<file path="flow/run.sh">
#!/bin/bash
# the make line also repeats each setting of config.mk as NAME=value (left out here)
make -C /OpenROAD-flow-scripts/flow DESIGN_CONFIG=/design/flow/config.mk WORK_HOME=/design/flow/orfs CLKGATE_MAP_FILE= finish
</file>
<file path="flow/config.mk">
export PLATFORM = sky130hd
export DESIGN_NAME = CORDIC_tanInv_sqrt
export DESIGN_NICKNAME = CORDIC_tanInv_sqrt
export VERILOG_FILES = /design/flow/design.v
export SDC_FILE = /design/flow/constraint.sdc
export NUM_CORES = 4
export LEC_CHECK = 0
export CAP_MARGIN = 20
export CORE_MARGIN = 2
export CORE_UTILIZATION = 70
export CTS_CLUSTER_SIZE = 33
export HOLD_SLACK_MARGIN = -0.08
export SETUP_SLACK_MARGIN = 0.76
export SLEW_MARGIN = 20
</file>
<file path="flow/constraint.sdc">
create_clock -name core_clock -period 3.12 [get_ports {clk}]
set_input_delay 0.6240 -clock core_clock [delete_from_list [all_inputs] [get_ports {clk}]]
set_output_delay 0.6240 -clock core_clock [all_outputs]
set_load 0.01 [all_outputs]
</file>
<file path="flow/design.v">
module CORDIC_tanInv_sqrt(
    output [15:0] X0,   
    output [15:0] Y0,   
    output [15:0] Z0,   
    input  [15:0] Xin,
    input  [15:0] Yin,
    input  [15:0] Zin,   
    input  clk
);
    wire signed [15:0] x_reg [15:0];
    wire signed [15:0] y_reg [15:0];
    wire signed [15:0] z_reg [15:0];
    wire [15:0] x_reg_sh [15:0];
    wire [15:0] y_reg_sh [15:0];
    wire [15:0] sum_x [15:0];
    wire [15:0] sum_y [15:0];
    wire [15:0] sum_z [15:0];
    wire [15:0] y_co;
    wire [15:0] alpha[15:0];
    assign alpha[0]  = 16'h1921;
    assign alpha[1]  = 16'h0ed6;
    assign alpha[2]  = 16'h07d6;
    assign alpha[3]  = 16'h03fa;
    assign alpha[4]  = 16'h01ff;
    assign alpha[5]  = 16'h00ff;
    assign alpha[6]  = 16'h007f;
    assign alpha[7]  = 16'h003f;
    assign alpha[8]  = 16'h001f;
    assign alpha[9]  = 16'h000f;
    assign alpha[10] = 16'h0007;
    assign alpha[11] = 16'h0003;
    assign alpha[12] = 16'h0001;
    assign alpha[13] = 16'h0001;
    assign alpha[14] = 16'h0001;
    assign alpha[15] = 16'h0000;
    Register rx0(x_reg[0], Xin, clk);
    Register ry0(y_reg[0], Yin, clk);
    Register rz0(z_reg[0], Zin, clk);
    assign x_reg_sh[0] = x_reg[0] >>> 0;
    assign y_reg_sh[0] = y_reg[0] >>> 0;
    not n0(y_co[0], y_reg[0][15]);   
    adder_sub ax0(sum_x[0], , x_reg[0], y_reg_sh[0], y_reg[0][15]);
    adder_sub ay0(sum_y[0], , y_reg[0], x_reg_sh[0], y_co[0]);
    adder_sub az0(sum_z[0], , z_reg[0], alpha[0], y_reg[0][15]);
    genvar i;
    generate
        for (i=1; i<16; i=i+1) begin : vectoring_stages
            Register rx(x_reg[i], sum_x[i-1], clk);
            Register ry(y_reg[i], sum_y[i-1], clk);
            Register rz(z_reg[i], sum_z[i-1], clk);
            assign x_reg_sh[i] = x_reg[i] >>> i;
            assign y_reg_sh[i] = y_reg[i] >>> i;
            not yn(y_co[i], y_reg[i][15]);
            adder_sub ax(sum_x[i], , x_reg[i], y_reg_sh[i], y_reg[i][15]);
            adder_sub ay(sum_y[i], , y_reg[i], x_reg_sh[i], y_co[i]);
            adder_sub az(sum_z[i], , z_reg[i], alpha[i], y_reg[i][15]);
        end
    endgenerate
    Register rx16(X0, sum_x[15], clk);
    Register ry16(Y0, sum_y[15], clk);
    Register rz16(Z0, sum_z[15], clk);
endmodule
module adder_sub(
    output signed [15:0] sum,
    output               carry,     
    input  signed [15:0] in1,
    input  signed [15:0] in2,
    input                cin        
);
    assign carry = 0;   
    assign sum = cin ? (in1 - in2) : (in1 + in2);
endmodule
module Register(
    output reg [15:0] q,
    input      [15:0] d,
    input             clk
);
    always @(posedge clk) begin
        q <= d;
    end
endmodule
</file>
==> metrics.yaml, run 1 <==
dp_hpwl_um: 93060
simple_gate_share_pct: 11.86
synth.area.top_cells: "dfxtp_1 31%, ha_1 19%, xnor2_1 8.8%"
place_congestion: 0.9492
syn_avg_cell_area_um2: 9.010
dieArea_um2: 76810
ys_types: 80
cts_inserted_buffers: 89
rows: 100
die_h_um: 277.1
fp_util_pct: 70.39
die_w_um: 277.1
muxShareOfSynthArea_pct: 0.8074
root_buffer: "clkbuf_16"
synth-seq-cells: 815
fp_nets: 6668
cts.sinks: 815
dp_slack_ns: 0.04983
synth_cells: 5796
post-synth-top-count-cell: "dfxtp_1"
synth-edff-count: 0
stop_error: "[ERROR GRT-0232] Routing congestion too high. Check the congestion heatmap in the GUI."
htreeDepth: 3
portBuffers: 96
yosysTopAreaCell: "dfxtp_1"
clockBufferDepth: 3
common_cells: "815 x dfxtp_1, 775 x ha_1, 589 x a21oi_1"
grt_overflow: 781
lastStage: "5_1_grt"
yosys_warnings: 2
flop_cell: "dfxtp_1"
status: "stopped before the end"
track_usage_pct: 79.73
syn_area_um2: 52220
top_cell_area_share_pct: 31.24
io_pins: 97
synth-async-reset-ratio_pct: 0
ys_sh_aoi_pct: 19.84
ys_area_um2: 52220
yosys_cells: 5796
synth_seq_share_pct: 31.24
fa_ha_area_share_pct: 20.41
ys_sh_xor_pct: 12.96
logic_family: "adder cells"
coreArea_um2: 74200
==> repair_timing <==
item                                    4_1_cts
hold buffers                                  0
pin swaps                                   716
endpoints found under the setup margin      339
setup buffers                               482
gates cloned                                  2
resized                                    1086
==> through the flow <==
step,std cells,cell area [um^2]
after floorplan,5796,53900
after global placement,6933,56540
after detailed placement,6933,56540
after CTS,7579,68230
==> routing by layer <==
layer,overflow,GRT usage (%)
met5,2,29.02
met3,22,65.50
met1,13,74.76
met2,453,98.12
met4,291,87.63
==> inputs of run 2 (changes only) <==
- CELL_PAD_IN_SITES_GLOBAL_PLACEMENT: default -> 1
- CORE_ASPECT_RATIO: default -> 0.92
- CORE_UTILIZATION: 70 -> 55
- CTS_CLUSTER_DIAMETER: default -> 219
- CTS_CLUSTER_SIZE: 33 -> 16
- GPL_TIMING_DRIVEN: default -> 0
- HOLD_SLACK_MARGIN: -0.08 -> default
- MAX_ROUTING_LAYER: default -> met4
- SETUP_SLACK_MARGIN: 0.76 -> 0.88
- SLEW_MARGIN: 20 -> 5
- clock period: 3.12 -> 3.8 ns (I/O delays scaled with it)
==> metrics.yaml, run 2 <==
track_usage_pct: 24.71
area_delta_synth_final_pct: 20.20
path_buffers: 1
crit_path_start: "vectoring_stages[1].ry.q[1]"
syn_avg_cell_area_um2: 9.010  # unchanged
die_w_um: 325.3  # +17%
grt_max_degree: 18
muxShareOfSynthArea_pct: 0.8074  # unchanged
critPathMaxStageDelay_ns: 0.51
logic_family: "adder cells"
synth.area.top_cells: "dfxtp_1 31%, ha_1 19%, xnor2_1 8.8%"
ys_area_um2: 52220  # unchanged
post-synth-top-count-cell: "dfxtp_1"
rr_worst_depth: 14
synth_cells: 5796  # unchanged
worstPathArrival_ns: 3.71
fa_ha_area_share_pct: 20.41  # unchanged
top_cell_area_share_pct: 31.24  # unchanged
clockBufferDepth: 3  # unchanged
antenna_found_initial: 0
simple_gate_share_pct: 11.86  # unchanged
synth_seq_share_pct: 31.24  # unchanged
cts.sinks: 815  # unchanged
yosys_warnings: 2  # unchanged
flop_cell: "dfxtp_1"
yosysTopAreaCell: "dfxtp_1"
slew-limit-headroom_pct: 54.01
rsz0062_at_grt: "true"
finalCritPeriodShare_pct: 81.92
first_pass_iters: 6
crit_end: "vectoring_stages[2].rx.q[15]"
rr_startpoint: "vectoring_stages[1].ry.q[1]"
cts_tree: "built"
wl_um: 123300
via_per_inst: 5.549
dp_cells: 7158  # +3.2%
grt_pass1_wl_um: 196600
tightest_slew_ns: 0.6899
synth-seq-cells: 815  # unchanged
dp_hpwl_um: 91870  # -1.3%
end_kind: "flip-flop"
clock_latency_ns: 0.66
r2r-end: "vectoring_stages[2].rx.q[15]"
drcViolationCount: 0
io_pins: 97  # unchanged
crit_type: "reg2reg"
fp_nets: 6668  # unchanged
max-cap-violations: 0
holdPathStages: 0
portBuffers: 96  # unchanged
fp_util_pct: 55.45  # -15 points
skew_ns: 0.03445
setup_viol: 0
htreeDepth: 2  # -1
dieArea_um2: 97430  # +27%
coreArea_um2: 94190  # +27%
slew_viol_final: 0
cts_inserted_buffers: 56  # -37%
yosys_cells: 5796  # unchanged
die_h_um: 299.6  # +8.1%
hold_path_end: "rz16.q[6]"
setup_ws_ns: 0.6871
cp_num_cells: 14
common_cells: "815 x dfxtp_1, 775 x ha_1, 589 x a21oi_1"
ys_sh_aoi_pct: 19.84  # unchanged
path_delay_family: "simple AND/OR/NAND/NOR gates"
vias: 41697
first_iter_violations: 1889
ys_sh_xor_pct: 12.96  # unchanged
required_ns: 4.40
fin_setup_tns_ns: 0
rows: 108  # +8.0%
cp_cell_sequence: "inv_2 > ha_4 > nand2b_4 > or4_4 > nor2_4 > a21oi_1 > xnor2_1 > ha_1 > and3_4 > o211a_1 > o31a_1 > a21o_1 > a21oi_2 > xnor2_1"
grt_overflow: 0
crit_path_max_fanout: 3
dp_slack_ns: -0.5505  # -0.6003 ns
slowest_stage: "or4_4"
clock.fmax_ghz: 0.3212
clk_pin_slew_worst_paths_ns: 0.08
openroad.warnings: 90
root_buffer: "clkbuf_16"
antennaDiodeCount: 0
hold_path_startpoint: "vectoring_stages[15].rz.q[6]"
ys_types: 80  # unchanged
finalNetCount: 7115
first_global_vias: 39755
hold_viol: 0
crit_top_cell: "xnor2_1"
min_path_type: "reg2reg"
wl_per_cell_um: 16.41
synth-edff-count: 0  # unchanged
start_kind: "flip-flop"
stdcell_count: 7515
status: "no timing/DRC/antenna violations"
place_congestion: 0.8802  # -7.3%
synth-async-reset-ratio_pct: 0  # unchanged
syn_area_um2: 52220  # unchanged
postRouteAntennaNets: 0
fin_crit_ns: 3.113
r2r_slack_ns: 0.69
-- run 2: through the flow --
stage / utilization (%) / cell area (um^2) / hold WS (ns)
CTS: 63.16 / 59490 / 0.3279
finish: 66.65 / 62770 / 0.3266
detailed placement: 58.41 / 55010 / 0.3121
global route: 66.65 / 62770 / 0.3313
global placement: 58.40 / 55010 / 0.3116
floorplan: - / 52460 / 0.3096
-- run 2: area by class of cell --
cell class | count | area, um^2
multi-input cells | 4582 | 37790
repair buffers | 389 | 3314
clock buffers | 64 | 1474
clock inverters | 1 | 16.27
inverters | 333 | 1311
flip-flops and latches | 815 | 16610
fillers | 7891 | 31410
well taps | 1265 | 1583
plain buffers | 66 | 671.9
-- run 2: what timing repair did --
| action | in CTS | in global routing |
|---|---|---|
| gates cloned | 0 | 1 |
| pin swaps | 115 | 292 |
| hold buffers | 0 | 0 |
| gates resized | 480 | 483 |
| endpoints found under the setup margin | 288 | 160 |
| setup buffers | 141 | 150 |
-- run 2: per-layer routing --
layer / up-vias / GRT usage (%) / part of all wire (%)
met5: - / - / 0
met4: 0 / 7.672 / 2.9
met3: 189 / 2.025 / 2.7
met2: 570 / 43.44 / 50
met1: 19467 / 30.07 / 44
li1: 21471 / - / -
==> inputs of run 3 (changes only) <==
- CAP_MARGIN: 20 -> 5
- CELL_PAD_IN_SITES_GLOBAL_PLACEMENT: 1 -> default
- CORE_ASPECT_RATIO: 0.92 -> default
- CORE_UTILIZATION: 55 -> 72
- CTS_CLUSTER_DIAMETER: 219 -> default
- CTS_CLUSTER_SIZE: 16 -> default
- GPL_TIMING_DRIVEN: 0 -> default
- MAX_ROUTING_LAYER: met4 -> default
- PLACE_DENSITY: default -> 0.65
- SETUP_SLACK_MARGIN: 0.88 -> 0.83
- SLEW_MARGIN: 5 -> 20
- clock period: 3.8 -> 3.21 ns (I/O delays scaled with it)
==> metrics.yaml, run 3 <==
cp_cell_sequence: "nor4_1 > nor3b_4 > nor2_1 > xnor2_1 > ha_1 > buf_4 > nand2_1 > o21ai_4 > o31ai_4 > mux2i_1 > nand3_1"
regArea_um2: 16640  # +0.16%
hold_viol: 0  # unchanged
ys_sh_xor_pct: 12.96  # unchanged
clock.fmax_ghz: 0.2208  # -31%
path_buffers: 1  # unchanged
slew-limit-headroom_pct: -46.43  # -100 points
cts.sinks: 815  # unchanged
openroad.warnings: 92  # +2.2%
violations: "max-capacitance violations, max-slew violations, negative setup slack"
r2r_slack_ns: -1.32  # -2.01 ns
portBuffers: 96  # unchanged
die_w_um: 273.3  # -16%
slowest_stage: "nor4_1"
synth.area.top_cells: "dfxtp_1 31%, ha_1 19%, xnor2_1 8.8%"
r2r-end: "vectoring_stages[4].ry.q[15]"
cp_num_cells: 11  # -3
setup_ws_ns: -1.318  # -2.005 ns
track_usage_pct: 35.60  # +11 points
dp_hpwl_um: 91400  # -0.51%
cts_tree: "built"
simple_gate_share_pct: 11.86  # unchanged
synth-seq-cells: 815  # unchanged
muxShareOfSynthArea_pct: 0.8074  # unchanged
grt_pass1_wl_um: 220100  # +12%
syn_area_um2: 52220  # unchanged
holdPathStages: 0  # unchanged
comb_area_um2: 38710  # +2.4%
stdcell_count: 7384  # -1.7%
tightest_slew_ns: 2.176  # +1.486 ns
root_buffer: "clkbuf_16"
fin_setup_tns_ns: -18.25  # -18.25 ns
dp_cells: 6856  # -4.2%
synth_cells: 5796  # unchanged
hold_path_startpoint: "vectoring_stages[15].rz.q[7]"
clock_latency_ns: 0.68  # +0.02 ns
clockBufferDepth: 3  # unchanged
area_delta_synth_final_pct: 25.17
coreArea_um2: 71610  # -24%
slew_viol_final: 4  # +4
end_kind: "flip-flop"
rsz0062_at_grt: "true"
fp_nets: 6668  # unchanged
status: "finished with violations"
post-synth-top-count-cell: "dfxtp_1"
crit_path_start: "vectoring_stages[3].rx.q[8]"
vias: 51276  # +23%
required_ns: 3.76  # -0.64 ns
via_per_inst: 6.944  # +25%
first_pass_iters: 10  # +4
place_congestion: 0.9380  # +6.6%
synth-edff-count: 0  # unchanged
crit_end: "vectoring_stages[4].ry.q[15]"
fill_cells: 2803  # -64%
skew_ns: 0.03475  # +0.0003022 ns
synth_seq_share_pct: 31.24  # unchanged
dieArea_um2: 74700  # -23%
synth-async-reset-ratio_pct: 0  # unchanged
rr_worst_depth: 11  # -3
io_pins: 97  # unchanged
ys_types: 80  # unchanged
yosys_cells: 5796  # unchanged
post_dp_cell_area_um2: 56080  # +1.9%
drcViolationCount: 0  # unchanged
setup_viol: 50  # +50
grt_max_degree: 48  # +30
flop_cell: "dfxtp_1"
top_cell_area_share_pct: 31.24  # unchanged
clk_pin_slew_worst_paths_ns: 0.06  # -0.02 ns
common_cells: "815 x dfxtp_1, 775 x ha_1, 589 x a21oi_1"
fin_crit_ns: 4.528  # +1.415 ns
crit_type: "reg2reg"
ctsHoldBuffers: 0  # unchanged
first_iter_violations: 6053  # +220%
finalNetCount: 7220  # +1.5%
logic_family: "adder cells"
ys_sh_aoi_pct: 19.84  # unchanged
syn_avg_cell_area_um2: 9.010  # unchanged
grt_overflow: 0  # unchanged
rr_startpoint: "vectoring_stages[3].rx.q[8]"
max-cap-violations: 1  # +1
ys_area_um2: 52220  # unchanged
yosysTopAreaCell: "dfxtp_1"
rows: 98  # -9.3%
critPathMaxStageDelay_ns: 1.72  # +1.21 ns
finalCritPeriodShare_pct: 141.1  # +59 points
cts_inserted_buffers: 88  # +57%
hold_path_end: "rz16.q[7]"
htreeDepth: 3  # +1
wl_per_cell_um: 24.86  # +51%
antenna_found_initial: 17  # +17
fa_ha_area_share_pct: 20.41  # unchanged
yosys_warnings: 2  # unchanged
die_h_um: 273.3  # -8.8%
min_path_type: "reg2reg"
start_kind: "flip-flop"
final_cell_area_um2: 65370  # +4.1%
path_delay_family: "simple AND/OR/NAND/NOR gates"
wl_um: 183600  # +49%
first_global_vias: 45575  # +15%
crit_path_max_fanout: 5  # +2
worstPathArrival_ns: 5.07  # +1.36 ns
fp_util_pct: 72.93  # +17 points
postRouteAntennaNets: 0  # unchanged
[run 3: cell type report]
cell class,count,area share [%]
flip-flops and latches,815,25.45
multi-input cells,4582,59.22
well taps,950,1.818
diodes,12,0.04594
clock inverters,42,0.8058
clock buffers,122,3.859
repair buffers,528,6.770
inverters,333,2.031
[run 3: what timing repair did]
action	4_1_cts	5_1_grt
endpoints found under the hold margin	0	0
endpoints found under the setup margin	344	387
buffers inserted	195	156
resized	383	423
pin swaps	244	265
cloned	1	0
[run 3: per-layer routing]
layer,vias to the layer above,track usage (%),part of all wire [%]
li1,21799,-,-
met1,23666,38.39,32
met2,3971,65.40,46
met3,1826,5.553,11
met4,14,21.34,11
met5,-,0,0.059
[run 3: stage by stage]
step / hold WS, ns / setup WS (ns) / util [%]
after global routing: 0.3349 / -1.638 / 91.25
after floorplan: 0.3096 / 0.3155 / -
after detailed placement: 0.3121 / -0.1226 / 78.31
final: 0.3247 / -1.318 / 91.29
after CTS: 0.3254 / 0.2328 / 86.85
after global placement: 0.3101 / 0.04596 / 78.31
==> inputs of run 4 (changes only) <==
- ABC_AREA: default -> 1
- CAP_MARGIN: 5 -> 15
- CELL_PAD_IN_SITES_DETAIL_PLACEMENT: default -> 1
- CELL_PAD_IN_SITES_GLOBAL_PLACEMENT: default -> 3
- CORE_ASPECT_RATIO: default -> 1.7
- CORE_MARGIN: 2 -> 8
- CORE_UTILIZATION: 72 -> 45
- CTS_CLUSTER_DIAMETER: default -> 299
- CTS_CLUSTER_SIZE: default -> 100
- GPL_ROUTABILITY_DRIVEN: default -> 1
- MAX_ROUTING_LAYER: default -> met5
- PLACE_DENSITY: 0.65 -> default
- PLACE_DENSITY_LB_ADDON: default -> 0.24
- SETUP_SLACK_MARGIN: 0.83 -> default
- SLEW_MARGIN: 20 -> 35
- TNS_END_PERCENT: default -> 35
- clock period: 3.21 -> 3.04 ns (I/O delays scaled with it)
==> metrics.yaml, run 4 <==
syn_avg_cell_area_um2: 7.066  # -22%
fp_nets: 9231  # +38%
stop_error: "[ERROR FLW-0024] Place density exceeds 1.0 (current PLACE_DENSITY_LB_ADDON =  0.24). Please check if the value of  PLACE_DENSITY_LB_ADDON is between 0 and 0.99."
synth_cells: 8359  # +44%
logic_family: "simple AND/OR/NAND/NOR gates"
ys_area_um2: 59060  # +13%
ys_types: 42  # -48%
top_cell_area_share_pct: 27.62  # -3.6 points
synth-async-reset-ratio_pct: 0  # unchanged
fa_ha_area_share_pct: 18.04  # -2.4 points
die_h_um: 488.4  # +79%
yosys_warnings: 2  # unchanged
synth_seq_share_pct: 27.62  # -3.6 points
simple_gate_share_pct: 26.97  # +15 points
lastStage: "3_1_place_gp_skip_io"
dieArea_um2: 143500  # +92%
synth-edff-count: 0  # unchanged
ys_sh_xor_pct: 9.594  # -3.4 points
synth.area.top_cells: "dfxtp_1 28%, ha_1 16%, nand2_1 14%"
post-synth-top-count-cell: "nand2_1"
ys_sh_aoi_pct: 10.26  # -9.6 points
common_cells: "2,267 x nand2_1, 1,103 x inv_1, 815 x dfxtp_1"
yosys_cells: 8359  # +44%
rows: 173  # +77%
synth-seq-cells: 815  # unchanged
syn_area_um2: 59060  # +13%
fp_util_pct: 45.25  # -28 points
coreArea_um2: 130500  # +82%
muxShareOfSynthArea_pct: 0.03389  # -0.77 points
status: "stopped before the end"
yosysTopAreaCell: "dfxtp_1"
die_w_um: 293.9  # +7.5%
flop_cell: "dfxtp_1"
==> inputs of run 5 (changes only) <==
- ABC_AREA: 1 -> default
- CAP_MARGIN: 15 -> 5
- CELL_PAD_IN_SITES_DETAIL_PLACEMENT: 1 -> default
- CELL_PAD_IN_SITES_GLOBAL_PLACEMENT: 3 -> default
- CORE_ASPECT_RATIO: 1.7 -> default
- CORE_MARGIN: 8 -> 2
- CORE_UTILIZATION: 45 -> 72
- CTS_CLUSTER_DIAMETER: 299 -> default
- CTS_CLUSTER_SIZE: 100 -> default
- GPL_ROUTABILITY_DRIVEN: 1 -> default
- HOLD_SLACK_MARGIN: default -> 0.29
- MAX_ROUTING_LAYER: met5 -> default
- PLACE_DENSITY_LB_ADDON: 0.24 -> default
- SLEW_MARGIN: 35 -> 20
- TNS_END_PERCENT: 35 -> default
- clock period: 3.04 -> 2.77 ns (I/O delays scaled with it)
==> metrics.yaml, run 5 <==
fa_ha_area_share_pct: 20.41  # +2.4 points
cts_inserted_buffers: 86
die_h_um: 273.3  # -44%
fp_util_pct: 72.93  # +28 points
synth-seq-cells: 815  # unchanged
grt_overflow: 697
status: "stopped before the end"
track_usage_pct: 82.08
coreArea_um2: 71610  # -45%
ys_types: 80  # +90%
clockBufferDepth: 3
yosys_cells: 5796  # -31%
ys_sh_xor_pct: 12.96  # +3.4 points
synth.area.top_cells: "dfxtp_1 31%, ha_1 19%, xnor2_1 8.8%"
fp_nets: 6668  # -28%
flop_cell: "dfxtp_1"
ys_sh_aoi_pct: 19.84  # +9.6 points
dp_hpwl_um: 99280
syn_avg_cell_area_um2: 9.010  # +28%
place_congestion: 0.9350
ctsHoldBuffers: 0
portBuffers: 96
io_pins: 97
muxShareOfSynthArea_pct: 0.8074  # +0.77 points
dieArea_um2: 74700  # -48%
synth-edff-count: 0  # unchanged
common_cells: "815 x dfxtp_1, 775 x ha_1, 589 x a21oi_1"
cts.sinks: 815
synth-async-reset-ratio_pct: 0  # unchanged
post-synth-top-count-cell: "dfxtp_1"
synth_seq_share_pct: 31.24  # +3.6 points
syn_area_um2: 52220  # -12%
rows: 98  # -43%
ys_area_um2: 52220  # -12%
stop_error: "[ERROR GRT-0232] Routing congestion too high. Check the congestion heatmap in the GUI."
simple_gate_share_pct: 11.86  # -15 points
root_buffer: "clkbuf_16"
logic_family: "adder cells"
dp_cells: 7463
lastStage: "5_1_grt"
htreeDepth: 3
yosys_warnings: 2  # unchanged
top_cell_area_share_pct: 31.24  # +3.6 points
dp_slack_ns: -0.3132
die_w_um: 273.3  # -7.0%
synth_cells: 5796  # -31%
yosysTopAreaCell: "dfxtp_1"
-- run 5: per-layer routing --
metal | track usage, % | overflow
met1 | 77.78 | 18
met5 | 35.24 | 2
met4 | 90.70 | 294
met3 | 67.40 | 29
met2 | 99.24 | 354
-- run 5: through the flow --
step | cell area, um^2 | TNS, ns | hold WS, ns | utilization, %
floorplan | 52830 | -0.5356 | 0.3096 | -
global placement | 59730 | -5.344 | 0.3103 | 83.41
detailed placement | 59730 | -12.85 | 0.3121 | 83.41
CTS | 65150 | -1.769 | 0.3082 | 90.99
-- run 5: repair_timing --
| item | in CTS |
|---|---|
| buffers inserted | 120 |
| gates resized | 384 |
| setup endpoints to repair | 154 |
| endpoints found under the hold margin | 0 |
| pin swaps | 210 |
==> inputs of run 6 (changes only) <==
- ABC_AREA: default -> 1
- CAP_MARGIN: 5 -> 20
- CORE_UTILIZATION: 72 -> 69
- HOLD_SLACK_MARGIN: 0.29 -> default
- clock period: 2.77 -> 3.74 ns (I/O delays scaled with it)
==> metrics.yaml, run 6 <==
synth-edff-count: 0  # unchanged
fa_ha_area_share_pct: 18.04  # -2.4 points
finalCritPeriodShare_pct: 77.43
rows: 107  # +9.2%
portBuffers: 96  # unchanged
logic_family: "simple AND/OR/NAND/NOR gates"
root_buffer: "clkbuf_16"
openroad.warnings: 88
fin_setup_tns_ns: 0
yosysTopAreaCell: "dfxtp_1"
slowest_stage: "inv_1"
path_delay_family: "buffers and inverters"
hold_viol: 0
cp_num_cells: 13
coreArea_um2: 85010  # +19%
fp_util_pct: 69.48  # -3.5 points
status: "no timing/DRC/antenna violations"
crit_path_start: "vectoring_stages[6].ry.q[15]"
skew_ns: 0.01921
clock_latency_ns: 0.66
rsz0062_at_grt: "false"
dieArea_um2: 87950  # +18%
track_usage_pct: 33.55
min_path_type: "reg2reg"
fin_crit_ns: 2.896
ys_types: 42  # -48%
wl_per_cell_um: 15.20
area_delta_synth_final_pct: 9.010
crit_type: "reg2reg"
r2r-end: "vectoring_stages[7].rx.q[12]"
clk_pin_slew_worst_paths_ns: 0.07
required_ns: 4.30
vias: 53996
via_per_inst: 5.546
post-cts-setup-buffers: 0  # -100%
ys_sh_aoi_pct: 10.26  # -9.6 points
grt_max_degree: 41
fp_nets: 9231  # +38%
cts_resized: 0  # -100%
syn_avg_cell_area_um2: 7.066  # -22%
tightest_slew_ns: 0.8843
drcViolationCount: 0
synth.area.top_cells: "dfxtp_1 28%, ha_1 16%, nand2_1 14%"
path_buffers: 4
die_w_um: 296.6  # +8.5%
hold_path_startpoint: "vectoring_stages[15].rz.q[6]"
crit_end: "vectoring_stages[7].rx.q[12]"
max-cap-violations: 0
synth-async-reset-ratio_pct: 0  # unchanged
setup_ws_ns: 0.8442
dp_hpwl_um: 118600  # +19%
place_congestion: 0.9765  # +4.4%
htreeDepth: 3  # unchanged
ys_area_um2: 59060  # +13%
start_kind: "flip-flop"
grt_overflow: 0
critPathMaxStageDelay_ns: 0.61
hold_path_end: "rz16.q[6]"
top_cell_area_share_pct: 27.62  # -3.6 points
stdcell_count: 9736
antenna_found_initial: 0
end_kind: "flip-flop"
post-synth-top-count-cell: "nand2_1"
ys_sh_xor_pct: 9.594  # -3.4 points
grt_pass1_wl_um: 243800
postRouteAntennaNets: 0
synth-seq-cells: 815  # unchanged
simple_gate_share_pct: 26.97  # +15 points
cts_inserted_buffers: 89  # +3.5%
first_iter_violations: 3732
synth_cells: 8359  # +44%
dp_cells: 9572  # +28%
first_global_vias: 51742
wl_um: 148000
slew_viol_final: 0
muxShareOfSynthArea_pct: 0.03389  # -0.77 points
yosys_cells: 8359  # +44%
first_pass_iters: 6
dp_slack_ns: 0.8821  # +1.195 ns
syn_area_um2: 59060  # +13%
common_cells: "2,267 x nand2_1, 1,103 x inv_1, 815 x dfxtp_1"
cts.sinks: 815  # unchanged
setup_viol: 0
antennaDiodeCount: 0
crit_path_max_fanout: 23
die_h_um: 296.6  # +8.5%
rr_startpoint: "vectoring_stages[6].ry.q[15]"
clockBufferDepth: 3  # unchanged
rr_worst_depth: 13
r2r_slack_ns: 0.84
flop_cell: "dfxtp_1"
cp_cell_sequence: "buf_4 > inv_1 > o21ai_0 > xnor2_1 > inv_1 > ha_1 > a21oi_1 > o21a_1 > nand2_1 > a21oi_1 > inv_1 > nand2_1 > nand2_1"
ctsHoldBuffers: 0  # unchanged
io_pins: 97  # unchanged
clock.fmax_ghz: 0.3453
finalNetCount: 9391
cts_tree: "built"
holdPathStages: 0
synth_seq_share_pct: 27.62  # -3.6 points
yosys_warnings: 2  # unchanged
slew-limit-headroom_pct: 40.59
worstPathArrival_ns: 3.46
[run 6: cell type report]
class / count / area, um^2
multi-input combinational: 6386 / 38330
fill: 6717 / 20630
sequential: 815 / 16320
inverter: 1110 / 4167
clock buffer: 124 / 2584
tap: 1144 / 1431
timing repair buffer: 117 / 1119
clock inverter: 40 / 434.2
[run 6: per-stage QoR]
stage / cell area, um^2 / hold WS (ns) / utilization (%)
finish: 64380 / 0.3262 / 75.73
floorplan: 59060 / 0.3096 / -
global route: 64380 / 0.3278 / 75.73
CTS: 64380 / 0.3268 / 75.73
detailed placement: 61370 / 0.3128 / 72.18
global placement: 61370 / 0.3099 / 72.18
[run 6: metal layers]
metal / GRT usage [%] / part of all wire (%) / vias up
met4: 17.31 / 5.3 / 0
met2: 58.38 / 47 / 1700
li1: - / - / 27504
met5: 0 / 0 / -
met1: 40.12 / 42 / 24349
met3: 4.924 / 5.6 / 443
==> inputs of run 7 (changes only) <==
- ABC_AREA: 1 -> default
- CORE_UTILIZATION: 69 -> 32
- clock period: 3.74 -> 7.46 ns (I/O delays scaled with it)
==> metrics.yaml, run 7 <==
status: "no timing/DRC/antenna violations"
vias: 39663  # -27%
die_h_um: 408.0  # +38%
crit_path_start: "vectoring_stages[11].ry.q[15]"
dp_cells: 8017  # -16%
htreeDepth: 3  # unchanged
openroad.warnings: 86  # -2.3%
die_w_um: 408.0  # +38%
start_kind: "flip-flop"
fa_ha_area_share_pct: 20.41  # +2.4 points
r2r_slack_ns: 3.74  # +2.89 ns
synth-async-reset-ratio_pct: 0  # unchanged
drcViolationCount: 0  # unchanged
crit_type: "reg2reg"
clockBufferDepth: 3  # unchanged
skew_ns: 0.06510  # +0.04589 ns
worstPathArrival_ns: 4.29  # +0.83 ns
crit_top_cell: "a21oi_1"
postRouteAntennaNets: 0  # unchanged
track_usage_pct: 12.89  # -21 points
path_buffers: 2  # -2
synth_cells: 5796  # -31%
place_congestion: 0.8475  # -13%
dp_hpwl_um: 88200  # -26%
logic_family: "adder cells"
r2r-end: "vectoring_stages[12].ry.q[15]"
simple_gate_share_pct: 11.86  # -15 points
cp_num_cells: 13  # unchanged
grt_overflow: 0  # unchanged
finalCritPeriodShare_pct: 49.88  # -28 points
tightest_slew_ns: 1.005  # +0.1212 ns
fp_util_pct: 32.16  # -37 points
hold_path_end: "rz16.q[15]"
ys_sh_aoi_pct: 19.84  # +9.6 points
synth_seq_share_pct: 31.24  # +3.6 points
holdPathStages: 0  # unchanged
ys_area_um2: 52220  # -12%
crit_end: "vectoring_stages[12].ry.q[15]"
grt_max_degree: 53  # +29%
cts_tree: "built"
ys_sh_xor_pct: 12.96  # +3.4 points
flop_cell: "dfxtp_1"
post-synth-top-count-cell: "dfxtp_1"
muxShareOfSynthArea_pct: 0.8074  # +0.77 points
yosys_warnings: 2  # unchanged
max-cap-violations: 0  # unchanged
min_path_type: "reg2reg"
wl_per_cell_um: 13.42  # -12%
synth-edff-count: 0  # unchanged
critPathMaxStageDelay_ns: 0.49  # -0.12 ns
finalNetCount: 6812  # -27%
io_pins: 97  # unchanged
ys_types: 80  # +90%
crit_path_max_fanout: 30  # +30%
fin_crit_ns: 3.721  # +0.8253 ns
area_delta_synth_final_pct: 13.35
stdcell_count: 8195  # -16%
setup_viol: 0  # unchanged
cp_cell_sequence: "buf_4 > clkinv_1 > nor2_1 > a21oi_1 > ha_1 > a21oi_1 > o21ai_0 > and3_1 > a221o_1 > a21oi_1 > o21ai_1 > a2111oi_0 > nor3_1"
cts.sinks: 815  # unchanged
yosys_cells: 5796  # -31%
end_kind: "flip-flop"
hold_path_startpoint: "vectoring_stages[15].rz.q[15]"
path_delay_family: "AND-OR/OR-AND gates"
cts_inserted_buffers: 96  # +7.9%
slew-limit-headroom_pct: 32.97  # -7.6 points
rr_worst_depth: 13  # unchanged
post-cts-setup-buffers: 0  # unchanged
coreArea_um2: 162400  # +91%
rows: 148  # +38%
dieArea_um2: 166400  # +89%
hold_viol: 0  # unchanged
required_ns: 8.03  # +3.73 ns
via_per_inst: 4.840  # -13%
cts_resized: 0  # unchanged
grt_pass1_wl_um: 182900  # -25%
slew_viol_final: 0  # unchanged
portBuffers: 96  # unchanged
synth.area.top_cells: "dfxtp_1 31%, ha_1 19%, xnor2_1 8.8%"
common_cells: "815 x dfxtp_1, 775 x ha_1, 589 x a21oi_1"
syn_area_um2: 52220  # -12%
antennaDiodeCount: 0  # unchanged
synth-seq-cells: 815  # unchanged
top_cell_area_share_pct: 31.24  # +3.6 points
clock_latency_ns: 0.73  # +0.07 ns
antenna_found_initial: 0  # unchanged
fin_setup_tns_ns: 0  # unchanged
rsz0062_at_grt: "false"
first_pass_iters: 6  # unchanged
first_iter_violations: 1769  # -53%
slowest_stage: "a2111oi_0"
yosysTopAreaCell: "dfxtp_1"
first_global_vias: 38789  # -25%
ctsHoldBuffers: 0  # unchanged
fp_nets: 6668  # -28%
root_buffer: "clkbuf_16"
clock.fmax_ghz: 0.2687  # -22%
clk_pin_slew_worst_paths_ns: 0.06  # about the same
syn_avg_cell_area_um2: 9.010  # +28%
rr_startpoint: "vectoring_stages[11].ry.q[15]"
wl_um: 109900  # -26%
fin_util_pct: 36.45  # -39 points
run 7: per-stage QoR:
stage               setup WS (ns)  instance area [um^2]  hold slack (ns)
floorplan                   3.873                 52220           0.3096
global placement            3.806                 55770           0.3144
detailed placement          3.746                 55770           0.3121
CTS                         3.726                 59190           0.3251
global route                3.333                 59190           0.3268
finish                      3.739                 59190           0.3242
run 7: layer usage:
metal  part of all wire (%)  up-vias  wire [um]  track usage [%]
met5                      0        -          0                0
li1                       -    20906          -                -
met2                     49      527      54300            23.99
met3                    2.9      225       3156            2.054
met1                     44    18005      48360            14.61
met4                    3.8        0       4135            4.885
run 7: cell type report:
type | count | area [um^2]
well taps | 2175 | 2721
clock inverters | 45 | 688.2
multi-input cells | 4582 | 34400
fillers | 16376 | 103200
inverters | 333 | 1250
clock buffers | 133 | 2731
flip-flops and latches | 815 | 16320
repair buffers | 112 | 1081
==> inputs of run 8 (changes only) <==
- ABC_AREA: default -> 1
- CORE_UTILIZATION: 32 -> 72
- PLACE_DENSITY: default -> 0.4
- clock period: 7.46 -> 2.88 ns (I/O delays scaled with it)
==> metrics.yaml, run 8 <==
hold_viol: 0  # unchanged
track_usage_pct: 34.70  # +22 points
wl_um: 150000  # +36%
logic_family: "simple AND/OR/NAND/NOR gates"
muxShareOfSynthArea_pct: 0.03389  # -0.77 points
synth.area.top_cells: "dfxtp_1 28%, ha_1 16%, nand2_1 14%"
post-synth-top-count-cell: "nand2_1"
grt_max_degree: 31  # -42%
dp_hpwl_um: 119500  # +35%
portBuffers: 96  # unchanged
wl_per_cell_um: 15.49  # +15%
drcViolationCount: 0  # unchanged
synth_cells: 8359  # +44%
openroad.warnings: 88  # +2.3%
clock.fmax_ghz: 0.3630  # +35%
crit_path_start: "vectoring_stages[5].ry.q[5]"
rr_worst_depth: 17  # +4
ys_area_um2: 59060  # +13%
cp_cell_sequence: "inv_1 > ha_1 > nand4_1 > nor2_2 > a21oi_1 > xor2_1 > inv_1 > ha_1 > nand2_1 > nand2_1 > inv_1 > o21bai_1 > nor2b_1 > nor2_1 > nand2_1 > nand2_1 > nand2_1"
crit_type: "reg2reg"
cts_inserted_buffers: 90  # -6.3%
htreeDepth: 3  # unchanged
synth-seq-cells: 815  # unchanged
root_buffer: "clkbuf_16"
r2r-end: "vectoring_stages[6].rx.q[15]"
crit_path_max_fanout: 4  # -87%
finalNetCount: 9413  # +38%
syn_avg_cell_area_um2: 7.066  # -22%
fin_crit_ns: 2.755  # -0.9663 ns
start_kind: "flip-flop"
simple_gate_share_pct: 26.97  # +15 points
die_w_um: 290.4  # -29%
wl_met3_um: 9351  # +200%
critPathMaxStageDelay_ns: 0.44  # -0.05 ns
grt_pass1_wl_um: 247200  # +35%
stdcell_count: 9683  # +18%
max-cap-violations: 0  # unchanged
finalCritPeriodShare_pct: 95.65  # +46 points
antennaDiodeCount: 0  # unchanged
dp_cells: 9518  # +19%
ys_sh_aoi_pct: 10.26  # -9.6 points
clk_pin_slew_worst_paths_ns: 0.06  # about the same
hold_path_startpoint: "vectoring_stages[15].rz.q[4]"
dieArea_um2: 84340  # -49%
min_path_type: "reg2reg"
clockBufferDepth: 3  # unchanged
top_layer_used: "met5"
ys_types: 42  # -48%
rr_startpoint: "vectoring_stages[5].ry.q[5]"
setup_viol: 0  # unchanged
synth-edff-count: 0  # unchanged
clock_latency_ns: 0.66  # -0.07 ns
tightest_slew_ns: 0.7059  # -0.2996 ns
worstPathArrival_ns: 3.28  # -1.01 ns
crit_end: "vectoring_stages[6].rx.q[15]"
yosys_warnings: 2  # unchanged
flop_cell: "dfxtp_1"
slew-limit-headroom_pct: 52.89  # +20 points
holdPathStages: 0  # unchanged
yosysTopAreaCell: "dfxtp_1"
place_congestion: 1.013  # +20%
finalHoldWorstSlack_ns: 0.3260  # +0.001835 ns
skew_ns: 0.02349  # -0.04161 ns
fp_nets: 9231  # +38%
die_h_um: 290.4  # -29%
end_kind: "flip-flop"
yosys_cells: 8359  # +44%
cts.sinks: 815  # unchanged
slew_viol_final: 0  # unchanged
required_ns: 3.41  # -4.62 ns
fin_setup_tns_ns: 0  # unchanged
status: "no timing/DRC/antenna violations"
synth-async-reset-ratio_pct: 0  # unchanged
vias: 54896  # +38%
coreArea_um2: 81580  # -50%
crit_top_cell: "nand2_1"
cts_tree: "built"
m1WireLength_um: 61770  # +28%
hold_path_end: "rz16.q[4]"
common_cells: "2,267 x nand2_1, 1,103 x inv_1, 815 x dfxtp_1"
fp_util_pct: 72.39  # +40 points
first_global_vias: 53133  # +37%
cp_num_cells: 17  # +4
rows: 105  # -29%
first_iter_violations: 3926  # +120%
fa_ha_area_share_pct: 18.04  # -2.4 points
io_pins: 97  # unchanged
first_pass_iters: 6  # unchanged
r2r_slack_ns: 0.13  # -3.61 ns
slowest_stage: "dfxtp_1"
via_per_inst: 5.669  # +17%
wl_met2_um: 72230  # +33%
antenna_found_initial: 3  # +3
synth_seq_share_pct: 27.62  # -3.6 points
top_cell_area_share_pct: 27.62  # -3.6 points
area_delta_synth_final_pct: 9.535
ys_sh_xor_pct: 9.594  # -3.4 points
syn_area_um2: 59060  # +13%
grt_overflow: 0  # unchanged
postRouteAntennaNets: 0  # unchanged
path_delay_family: "simple AND/OR/NAND/NOR gates"
path_buffers: 3  # +1
## run 8: final cells by class
class / count / area, um^2
multi-input combinational: 6386 / 38370
fill: 6000 / 16890
sequential: 815 / 16320
inverter: 1110 / 4167
clock buffer: 120 / 2516
tap: 1070 / 1339
timing repair buffer: 138 / 1276
clock inverter: 44 / 710.7
## run 8: repair_timing
action	4_1_cts	5_1_grt
setup endpoints to repair	0	14
setup buffers	0	1
hold buffers	0	0
resized	0	13
## run 8: layer usage
| metal | up-vias | track usage, % |
|---|---|---|
| li1 | 27494 | - |
| met1 | 24993 | 41.40 |
| met2 | 1936 | 62.24 |
| met3 | 467 | 4.627 |
| met4 | 6 | 15.15 |
| met5 | - | 0 |
## run 8: per-stage QoR
step | worst slack (ns) | utilization (%) | area (um^2)
after floorplan | 0.3701 | - | 59060
after global placement | 0.2420 | 75.29 | 61420
after detailed placement | 0.2088 | 75.29 | 61420
after CTS | 0.1365 | 79.24 | 64650
after global routing | -0.01598 | 79.30 | 64690
final | 0.1252 | 79.30 | 64690
==> inputs of run 9 (changes only) <==
- ABC_AREA: 1 -> default
- CORE_UTILIZATION: 72 -> 70
- CTS_CLUSTER_DIAMETER: default -> 379
- CTS_CLUSTER_SIZE: default -> 36
- PLACE_DENSITY: 0.4 -> default
- clock period: 2.88 -> 2.64 ns (I/O delays scaled with it)
==> metrics.yaml, run 9 <==
htreeDepth: 1  # -2
synth-seq-cells: 815  # unchanged
ys_area_um2: 52220  # -12%
ctsHoldBuffers: 0  # unchanged
top_cell_area_share_pct: 31.24  # +3.6 points
synth-async-reset-ratio_pct: 0  # unchanged
yosysTopAreaCell: "dfxtp_1"
common_cells: "815 x dfxtp_1, 775 x ha_1, 589 x a21oi_1"
track_usage_pct: 70.58
fa_ha_area_share_pct: 20.41  # +2.4 points
synth.area.top_cells: "dfxtp_1 31%, ha_1 19%, xnor2_1 8.8%"
stop_error: "[ERROR GRT-0232] Routing congestion too high. Check the congestion heatmap in the GUI."
synth_seq_share_pct: 31.24  # +3.6 points
logic_family: "adder cells"
ys_sh_aoi_pct: 19.84  # +9.6 points
flop_cell: "dfxtp_1"
simple_gate_share_pct: 11.86  # -15 points
status: "stopped before the end"
syn_avg_cell_area_um2: 9.010  # +28%
die_h_um: 277.1  # -4.6%
fp_nets: 6668  # -28%
die_w_um: 277.1  # -4.6%
clockBufferDepth: 3  # unchanged
cts_inserted_buffers: 26  # -71%
ys_sh_xor_pct: 12.96  # +3.4 points
fp_util_pct: 70.39  # -2.0 points
place_congestion: 0.9420  # -7.0%
yosys_warnings: 2  # unchanged
grt_overflow: 149
dp_hpwl_um: 101900  # -15%
muxShareOfSynthArea_pct: 0.8074  # +0.77 points
coreArea_um2: 74200  # -9.1%
root_buffer: "clkbuf_16"
cts.sinks: 815  # unchanged
portBuffers: 96  # unchanged
synth_cells: 5796  # -31%
rows: 100  # -4.8%
ys_types: 80  # +90%
io_pins: 97  # unchanged
yosys_cells: 5796  # -31%
syn_area_um2: 52220  # -12%
synth-edff-count: 0  # unchanged
post-synth-top-count-cell: "dfxtp_1"
dieArea_um2: 76810  # -8.9%
lastStage: "5_1_grt"
## run 9: routing by layer
layer / track usage (%) / overflow
met1: 67.41 / 0
met2: 94.45 / 64
met3: 47.56 / 6
met4: 77.24 / 77
met5: 16.51 / 2
## run 9: what timing repair did
action / CTS
resized: 556
endpoints found under the setup margin: 212
pin swaps: 429
buffers inserted: 196
## run 9: per-stage QoR
step | instance area (um^2) | cells | setup slack [ns]
detailed placement | 61840 | 7713 | -0.4160
floorplan | 53200 | 5796 | -0.2595
CTS | 66240 | 7938 | -0.2587
global placement | 61840 | 7713 | -0.3353
==> inputs of run 10 (changes only) <==
- CORE_UTILIZATION: 70 -> 40
- CTS_CLUSTER_DIAMETER: 379 -> default
- CTS_CLUSTER_SIZE: 36 -> 99
- MAX_ROUTING_LAYER: default -> met4
- SETUP_SLACK_MARGIN: default -> 0.88
- SLEW_MARGIN: 20 -> 25
- clock period: 2.64 -> 3.8 ns (I/O delays scaled with it)
==> metrics.yaml, run 10 <==
synth.area.top_cells: "dfxtp_1 31%, ha_1 19%, xnor2_1 8.8%"
via_per_inst: 5.162
slowest_stage: "or3_4"
rr_worst_depth: 13
r2r-end: "vectoring_stages[5].rx.q[15]"
coreArea_um2: 129500  # +75%
synth-edff-count: 0  # unchanged
track_usage_pct: 17.56
worstPathArrival_ns: 3.57
skew_ns: 0.01893
rr_startpoint: "vectoring_stages[4].ry.q[9]"
crit_end: "vectoring_stages[5].rx.q[15]"
path_buffers: 0
syn_area_um2: 52220  # unchanged
finalCritPeriodShare_pct: 77.57
cts.sinks: 815  # unchanged
root_buffer: "clkbuf_16"
simple_gate_share_pct: 11.86  # unchanged
slew_viol_final: 0
crit_type: "reg2reg"
first_pass_iters: 7
hold_viol: 0
yosysTopAreaCell: "dfxtp_1"
syn_avg_cell_area_um2: 9.010  # unchanged
m1WireLength_um: 52040
place_congestion: 0.8772  # -6.9%
portBuffers: 96  # unchanged
dp_hpwl_um: 89480  # -12%
htreeDepth: 3  # +2
wl_met3_um: 3767
synth-async-reset-ratio_pct: 0  # unchanged
clock_latency_ns: 0.71
setup_viol: 0
first_global_vias: 39519
post_dp_cell_area_um2: 55570  # -10%
holdPathStages: 0
synth_cells: 5796  # unchanged
fp_util_pct: 40.33  # -30 points
wl_um: 119000
crit_path_max_fanout: 3
crit_path_start: "vectoring_stages[4].ry.q[9]"
cp_num_cells: 13
synth_seq_share_pct: 31.24  # unchanged
drcViolationCount: 0
flop_cell: "dfxtp_1"
end_kind: "flip-flop"
postRouteAntennaNets: 0
post-synth-top-count-cell: "dfxtp_1"
min_path_type: "reg2reg"
grt_overflow: 0
wl_per_cell_um: 14.85
rsz0062_at_grt: "true"
grt_max_degree: 49
ys_sh_xor_pct: 12.96  # unchanged
top_cell_area_share_pct: 31.24  # unchanged
clock.fmax_ghz: 0.3393
synth-seq-cells: 815  # unchanged
openroad.warnings: 88
critPathMaxStageDelay_ns: 0.41
rows: 132  # +32%
path_delay_family: "AND-OR/OR-AND gates"
area_delta_synth_final_pct: 21.52
die_h_um: 365.3  # +32%
ys_types: 80  # unchanged
ys_area_um2: 52220  # unchanged
r2r_slack_ns: 0.85
die_w_um: 365.3  # +32%
clk_pin_slew_worst_paths_ns: 0.06
wl_met2_um: 59170
cp_cell_sequence: "or3_4 > or3_4 > nor2_4 > nor2_2 > xnor2_2 > ha_4 > a21o_1 > a21o_1 > a21oi_2 > o22ai_1 > a211o_1 > a21oi_2 > xnor2_1"
yosys_cells: 5796  # unchanged
vias: 41375
max-cap-violations: 0
yosys_warnings: 2  # unchanged
ys_sh_aoi_pct: 19.84  # unchanged
fin_setup_tns_ns: 0
hold_path_startpoint: "vectoring_stages[1].rz.q[0]"
start_kind: "flip-flop"
fa_ha_area_share_pct: 20.41  # unchanged
fp_nets: 6668  # unchanged
slew-limit-headroom_pct: 60.60
dieArea_um2: 133500  # +74%
first_iter_violations: 1840
logic_family: "adder cells"
common_cells: "815 x dfxtp_1, 775 x ha_1, 589 x a21oi_1"
final_cell_area_um2: 63460
antenna_found_initial: 0
finalNetCount: 7067
io_pins: 97  # unchanged
top_layer_used: "met4"
tightest_slew_ns: 0.5856
clockBufferDepth: 3  # unchanged
fin_crit_ns: 2.948
status: "no timing/DRC/antenna violations"
muxShareOfSynthArea_pct: 0.8074  # unchanged
cts_inserted_buffers: 96  # +270%
cts_tree: "built"
hold_path_end: "vectoring_stages[2].rz.q[0]"
antennaDiodeCount: 0
grt_pass1_wl_um: 189900
required_ns: 4.42
run 10: timing repair:
item                                    CTS  global route
gates resized                           298           412
pin swaps                               115           255
setup buffers                            97           130
hold buffers                              0             0
endpoints found under the setup margin  150           148
run 10: through the flow:
| stage | util, % | setup WS (ns) | hold slack (ns) | std cells |
|---|---|---|---|---|
| floorplan | - | 0.8822 | 0.3096 | 5796 |
| global placement | 42.92 | 0.4761 | 0.3132 | 7612 |
| detailed placement | 42.92 | 0.4468 | 0.3121 | 7612 |
| finish | 49.01 | 0.8524 | 0.3260 | 8016 |
| CTS | 47.01 | 0.7491 | 0.3272 | 7886 |
| global route | 49.01 | 0.6698 | 0.3269 | 8016 |
run 10: layer usage:
layer,GRT usage [%],vias to the layer above
met5,-,-
met4,6.165,0
met3,2.376,224
met2,31.03,556
met1,20.26,19145
li1,-,21450
run 10: final cells by class:
cell class / instances / area [um^2]
Clock buffer: 121 / 2658
Clock inverter: 56 / 759.5
Fill cell: 12160 / 66020
Inverter: 333 / 1296
Multi-Input combinational cell: 4582 / 36950
Sequential cell: 815 / 16550
Tap cell: 1742 / 2180
Timing Repair Buffer: 367 / 3074
==> inputs of run 11 (changes only) <==
- CAP_MARGIN: 20 -> 5
- CORE_UTILIZATION: 40 -> 72
- CTS_CLUSTER_SIZE: 99 -> default
- MAX_ROUTING_LAYER: met4 -> default
- SETUP_SLACK_MARGIN: 0.88 -> -0.18
- SLEW_MARGIN: 25 -> 20
- TNS_END_PERCENT: default -> 5
- clock period: 3.8 -> 2.65 ns (I/O delays scaled with it)
==> metrics.yaml, run 11 <==
ys_area_um2: 52220  # unchanged
dp_cells: 7757  # +1.9%
simple_gate_share_pct: 11.86  # unchanged
fp_nets: 6668  # unchanged
dieArea_um2: 74700  # -44%
flop_cell: "dfxtp_1"
synth.area.top_cells: "dfxtp_1 31%, ha_1 19%, xnor2_1 8.8%"
synth-async-reset-ratio_pct: 0  # unchanged
status: "stopped before the end"
yosysTopAreaCell: "dfxtp_1"
synth_seq_share_pct: 31.24  # unchanged
root_buffer: "clkbuf_16"
synth-edff-count: 0  # unchanged
syn_area_um2: 52220  # unchanged
fp_util_pct: 72.93  # +33 points
common_cells: "815 x dfxtp_1, 775 x ha_1, 589 x a21oi_1"
ys_types: 80  # unchanged
rows: 98  # -26%
htreeDepth: 3  # unchanged
stop_error: "[ERROR GRT-0232] Routing congestion too high. Check the congestion heatmap in the GUI."
synth-seq-cells: 815  # unchanged
place_congestion: 0.9522  # +8.5%
syn_avg_cell_area_um2: 9.010  # unchanged
cts.sinks: 815  # unchanged
clockBufferDepth: 3  # unchanged
die_h_um: 273.3  # -25%
yosys_cells: 5796  # unchanged
lastStage: "5_1_grt"
die_w_um: 273.3  # -25%
ys_sh_aoi_pct: 19.84  # unchanged
top_cell_area_share_pct: 31.24  # unchanged
io_pins: 97  # unchanged
yosys_warnings: 2  # unchanged
ys_sh_xor_pct: 12.96  # unchanged
grt_overflow: 82
track_usage_pct: 77.45
portBuffers: 96  # unchanged
cts_inserted_buffers: 88  # -8.3%
dp_hpwl_um: 105200  # +18%
synth_cells: 5796  # unchanged
fa_ha_area_share_pct: 20.41  # unchanged
dp_slack_ns: -0.4807  # -0.9275 ns
logic_family: "adder cells"
muxShareOfSynthArea_pct: 0.8074  # unchanged
coreArea_um2: 71610  # -45%
post-synth-top-count-cell: "dfxtp_1"
## run 11: per-layer routing
layer | global-route usage [%] | GRT overflow
met3 | 66.62 | 33
met2 | 93.00 | 15
met5 | 50.13 | 3
met1 | 74.41 | 5
met4 | 75.64 | 26
## run 11: metrics by stage
step           area, um^2  TNS [ns]  hold slack (ns)
3_3_place_gp        61700    -25.12           0.3097
2_1_floorplan       52510    -15.10           0.3096
4_1_cts             65800    -27.73           0.3068
3_5_place_dp        61700    -39.07           0.3121
## run 11: what timing repair did
action                     4_1_cts
resized                        228
buffers inserted                27
hold buffers                     0
pin swaps                       78
setup endpoints to repair      146
==> inputs of run 12 (changes only) <==
- CAP_MARGIN: 5 -> 20
- CORE_UTILIZATION: 72 -> 70
- CTS_CLUSTER_SIZE: default -> 35
- SETUP_SLACK_MARGIN: -0.18 -> 0.84
- clock period: 2.65 -> 3.41 ns (I/O delays scaled with it)
==> metrics.yaml, run 12 <==
status: "no timing/DRC/antenna violations"
postRouteAntennaNets: 0
io_pins: 97  # unchanged
hold_path_end: "rz16.q[15]"
htreeDepth: 3  # unchanged
dp_slack_ns: 0.1614  # +0.6421 ns
drcViolationCount: 0
first_pass_iters: 6
area_delta_synth_final_pct: 17.56
place_congestion: 0.9004  # -5.4%
cts_tree: "built"
cts.sinks: 815  # unchanged
crit_path_max_fanout: 4
clock.fmax_ghz: 0.3251
ys_sh_xor_pct: 12.96  # unchanged
slowest_stage: "or3_4"
simple_gate_share_pct: 11.86  # unchanged
openroad.warnings: 91
finalCritPeriodShare_pct: 90.21
start_kind: "flip-flop"
slew-limit-headroom_pct: 58.78
setup_ws_ns: 0.3338
required_ns: 3.95
dieArea_um2: 76810  # +2.8%
cts_inserted_buffers: 86  # -2.3%
die_w_um: 277.1  # +1.4%
ys_area_um2: 52220  # unchanged
finalNetCount: 7027
flop_cell: "dfxtp_1"
dp_hpwl_um: 90710  # -14%
post_dp_cell_area_um2: 54980  # -11%
crit_type: "reg2reg"
hold_viol: 0
via_per_inst: 5.994
synth_seq_share_pct: 31.24  # unchanged
synth.area.top_cells: "dfxtp_1 31%, ha_1 19%, xnor2_1 8.8%"
fp_nets: 6668  # unchanged
m1WireLength_um: 51020
cp_num_cells: 13
fa_ha_area_share_pct: 20.41  # unchanged
setup_viol: 0
slew_viol_final: 0
synth_cells: 5796  # unchanged
end_kind: "flip-flop"
rr_startpoint: "vectoring_stages[3].ry.q[7]"
first_global_vias: 41747
finalHoldWorstSlack_ns: 0.3256
holdPathStages: 0
synth-edff-count: 0  # unchanged
grt_pass1_wl_um: 198500
logic_family: "adder cells"
rows: 100  # +2.0%
yosysTopAreaCell: "dfxtp_1"
antenna_found_initial: 0
r2r_slack_ns: 0.33
muxShareOfSynthArea_pct: 0.8074  # unchanged
clock_latency_ns: 0.65
wl_per_cell_um: 17.49
cp_cell_sequence: "nor3_2 > nand2_1 > or3_4 > nor2b_4 > nor2_1 > xnor2_1 > ha_1 > a21o_1 > o41ai_4 > o21ai_2 > a21o_1 > a21oi_2 > xor2_1"
top_cell_area_share_pct: 31.24  # unchanged
yosys_cells: 5796  # unchanged
root_buffer: "clkbuf_16"
clk_pin_slew_worst_paths_ns: 0.06
portBuffers: 96  # unchanged
max-cap-violations: 0
wl_met3_um: 4730
yosys_warnings: 2  # unchanged
wl_met2_um: 64530
rsz0062_at_grt: "true"
track_usage_pct: 30.70
coreArea_um2: 74200  # +3.6%
first_iter_violations: 2496
crit_path_start: "vectoring_stages[3].ry.q[7]"
wl_um: 125800
stdcell_count: 7192
post-synth-top-count-cell: "dfxtp_1"
worstPathArrival_ns: 3.62
ys_sh_aoi_pct: 19.84  # unchanged
antennaDiodeCount: 0
top_layer_used: "met4"
fin_setup_tns_ns: 0
hold_path_startpoint: "vectoring_stages[15].rz.q[15]"
skew_ns: 0.03364
die_h_um: 277.1  # +1.4%
clockBufferDepth: 3  # unchanged
rr_worst_depth: 13
tightest_slew_ns: 0.6097
synth-async-reset-ratio_pct: 0  # unchanged
path_delay_family: "AND-OR/OR-AND gates"
synth-seq-cells: 815  # unchanged
crit_top_cell: "a21o_1"
r2r-end: "vectoring_stages[4].rx.q[15]"
grt_overflow: 0
crit_end: "vectoring_stages[4].rx.q[15]"
syn_avg_cell_area_um2: 9.010  # unchanged
path_buffers: 0
common_cells: "815 x dfxtp_1, 775 x ha_1, 589 x a21oi_1"
ys_types: 80  # unchanged
fin_crit_ns: 3.076
fp_util_pct: 70.39  # -2.5 points
min_path_type: "reg2reg"
grt_max_degree: 44
vias: 43108
syn_area_um2: 52220  # unchanged
critPathMaxStageDelay_ns: 0.37
final_cell_area_um2: 61400
dp_cells: 6870  # -11%
-- run 12: routing by layer --
metal	vias up	global-route usage, %
li1	21350	-
met1	20287	35.08
met2	1113	58.04
met3	358	3.518
met4	0	11.94
met5	-	0
-- run 12: layout make-up --
| class | instances | area, um^2 |
|---|---|---|
| Inverter | 333 | 1286 |
| Multi-Input combinational cell | 4582 | 36520 |
| Fill cell | 4593 | 12800 |
| Tap cell | 969 | 1212 |
| Sequential cell | 815 | 16530 |
| Clock inverter | 40 | 548.0 |
| Clock buffer | 116 | 2479 |
| Timing Repair Buffer | 337 | 2819 |
-- run 12: timing repair --
action	CTS	global route
resized	282	275
hold buffers	0	0
buffers inserted	93	73
setup endpoints to repair	299	327
pin swaps	130	161
-- run 12: per-stage QoR --
stage,util (%)
2_1_floorplan,-
3_3_place_gp,74.10
3_5_place_dp,74.10
4_1_cts,80.51
5_1_grt,82.75
6_report,82.75
==> inputs of run 13 (changes only) <==
- CAP_MARGIN: 20 -> 5
- CORE_UTILIZATION: 70 -> 72
- CTS_CLUSTER_SIZE: 35 -> default
- SETUP_SLACK_MARGIN: 0.84 -> default
- TNS_END_PERCENT: 5 -> default
- clock period: 3.41 -> 2.59 ns (I/O delays scaled with it)
==> metrics.yaml, run 13 <==
dieArea_um2: 74700  # -2.7%
die_w_um: 273.3  # -1.4%
status: "stopped before the end"
yosys_warnings: 2  # unchanged
post_dp_cell_area_um2: 62790  # +14%
ys_types: 80  # unchanged
common_cells: "815 x dfxtp_1, 775 x ha_1, 589 x a21oi_1"
yosys_cells: 5796  # unchanged
synth.area.top_cells: "dfxtp_1 31%, ha_1 19%, xnor2_1 8.8%"
flop_cell: "dfxtp_1"
coreArea_um2: 71610  # -3.5%
stop_error: "[ERROR DPL-0033] detailed placement checks failed during check placement."
fp_util_pct: 72.93  # +2.5 points
io_pins: 97  # unchanged
fp_nets: 6668  # unchanged
yosysTopAreaCell: "dfxtp_1"
top_cell_area_share_pct: 31.24  # unchanged
syn_area_um2: 52220  # unchanged
dp_slack_ns: -0.5317  # -0.6930 ns
logic_family: "adder cells"
ys_sh_xor_pct: 12.96  # unchanged
lastStage: "4_1_cts"
syn_avg_cell_area_um2: 9.010  # unchanged
place_congestion: 0.9299  # +3.3%
die_h_um: 273.3  # -1.4%
synth-seq-cells: 815  # unchanged
synth-edff-count: 0  # unchanged
synth_seq_share_pct: 31.24  # unchanged
post-synth-top-count-cell: "dfxtp_1"
ys_area_um2: 52220  # unchanged
simple_gate_share_pct: 11.86  # unchanged
synth_cells: 5796  # unchanged
muxShareOfSynthArea_pct: 0.8074  # unchanged
ys_sh_aoi_pct: 19.84  # unchanged
rows: 98  # -2.0%
portBuffers: 96  # unchanged
dp_cells: 7781  # +13%
fa_ha_area_share_pct: 20.41  # unchanged
dp_hpwl_um: 107300  # +18%
synth-async-reset-ratio_pct: 0  # unchanged
run 13: metrics by stage:
step	utilization (%)
after global placement	87.68
after floorplan	-
after detailed placement	87.68
